JK:
Design systolic_array, start of the top module:
module systolic_array #(
  parameter integer ARRAY_N               = 4,
  parameter integer ARRAY_M               = 2,
  parameter integer PMAX                  = 8,
  parameter integer PMIN                  = 2,
  parameter integer ACT_WIDTH             = ARRAY_N * PMAX * (PMAX/PMIN),
  parameter integer WGT_WIDTH             = ARRAY_M * ARRAY_N * PMAX * (PMAX/PMIN),
  parameter integer ACCUMULATOR_WIDTH     = 4 * PMAX,
  parameter integer OUT_WIDTH             = ARRAY_M * ACCUMULATOR_WIDTH,
  parameter integer MODE_WIDTH            = $clog2(PMAX/PMIN) * 2
) (
  input  wire                               clk,
  input  wire                               reset,
  input  wire                               out_valid,
  input  wire                               acc_clear,
  input  wire        [ ACT_WIDTH  -1 : 0 ]  activation_in,
  input  wire        [ WGT_WIDTH  -1 : 0 ]  weight_in,
  input  wire        [ MODE_WIDTH -1 : 0 ]  mode,
  output wire        [ OUT_WIDTH  -1 : 0 ]  activation_out,
  output wire                               activation_valid
);
Settings: LEC_CHECK=0, CAP_MARGIN=20, CORE_ASPECT_RATIO=1.78, CORE_MARGIN=2, CORE_UTILIZATION=72, CTS_CLUSTER_SIZE=100, MAX_ROUTING_LAYER=met4, PLACE_DENSITY_LB_ADDON=0.25, SLEW_MARGIN=35, TNS_END_PERCENT=30; clock period 10.0 ns.
run.sh (not shown) runs the stock make flow with config.mk's settings and CLKGATE_MAP_FILE=.
Stage in which a tool error killed JK: global routing.
--- input diff JK..MS ---
Settings: CTS_CLUSTER_SIZE: 100 -> unset; PLACE_DENSITY_LB_ADDON: 0.25 -> unset; CORE_UTILIZATION: 72 -> 62; TNS_END_PERCENT: 30 -> unset; MAX_ROUTING_LAYER: met4 -> unset; SLEW_MARGIN: 35 -> 20; CORE_ASPECT_RATIO: 1.78 -> unset; the clock period (ns, I/O delays scaled along): 10.0 -> 9.12.
Results
- MS: number of clock buffers inserted by TritonCTS 8 above JK
- Die area up about 16% in MS wrt JK
- Going from JK to MS, the detailed placement HPWL was found to have gone down by 15,000 um.
- Vertical die dimension is higher on JK
- The count of standard-cell rows in MS sits about 20% below the value recorded for JK.
- From the logs: MS reached the end of the flow and failed the layout checks with negative setup slack.
- Going from JK to MS, core outline area climbed 16%; area share of and-or/or-and cells after synthesis barely changed.
Edits applied to the flow inputs when going from MS to AL:
Settings: a change of CORE_UTILIZATION from 62 to 67; a change of the clock period (ns, I/O delays scaled along) from 9.12 to 9.73.
Notes after the runs:
- AL failed in global routing with GRT-0232.
- Compared with MS, in AL area of the core region now sits lower, sequential share of the synthesized area now sits at about the same level, number of standard-cell rows in the floorplan now sits lower, area of placed instances now sits lower, area fraction in and, or, nand and nor cells after synthesis now sits at about the same level.
- Compared with MS, AL improves die size.
Input-level comparison between TR and AL:
Settings: swapping 67 for 27 in CORE_UTILIZATION; swapping 9.73 for 10.9 in the clock period (ns, I/O delays scaled along).
==> comparison <==
Comparing AL and TR, the one run not ending clean was AL.
As the logs show, AL stopped at global routing after a tool error, so it never reached the end of the flow.
Comparing AL and TR, the lower post-placement setup slack is on AL.
The higher initial core utilization came out of AL.
Area figure in the yosys stat output across AL and TR: no real change.
From TR to AL, number of enable-type register cells in the synthesized netlist did not move at all.
Sort AL and TR by total placed cells including tap cells desc -> top: TR
Against AL, die area in TR rose by more than 100%.
Clock buffer count from CTS in TR vs AL: up 5
In terms of synthesized cell count, AL and TR differ only marginally.
Compared with AL, TR shows number of standard-cell rows in the floorplan that has gone up by more than half.
For the chip height, TR came in about 60% higher than AL did.
[inputs] PW vs TR
Settings: a change of CORE_UTILIZATION from 27 to 72; an added SETUP_SLACK_MARGIN of 2.49; an added CTS_CLUSTER_DIAMETER of 234; a change of the clock period (ns, I/O delays scaled along) from 10.9 to 8.61.
Findings:
Across TR and PW, a clean result was obtained everywhere but in PW. Where worst slack after detailed placement is concerned, TR is better than PW. TR -> PW: post-synthesis adder-cell area fraction delta 0, exact match. Core box area (PW vs. TR) decreases by more than half. Against TR, PW comes in 38% lower on chip height. Delta(routability congestion estimate, PW - TR) > 0. Higher cell row count was reported by TR, not PW. | die extent in x | PW vs TR | 38% lower |. TR -> PW: post-synthesis compound-gate area fraction delta 0, exact match. TR → PW: share of the core filled by cells before placement saw an increase; area of the chip saw a decrease.
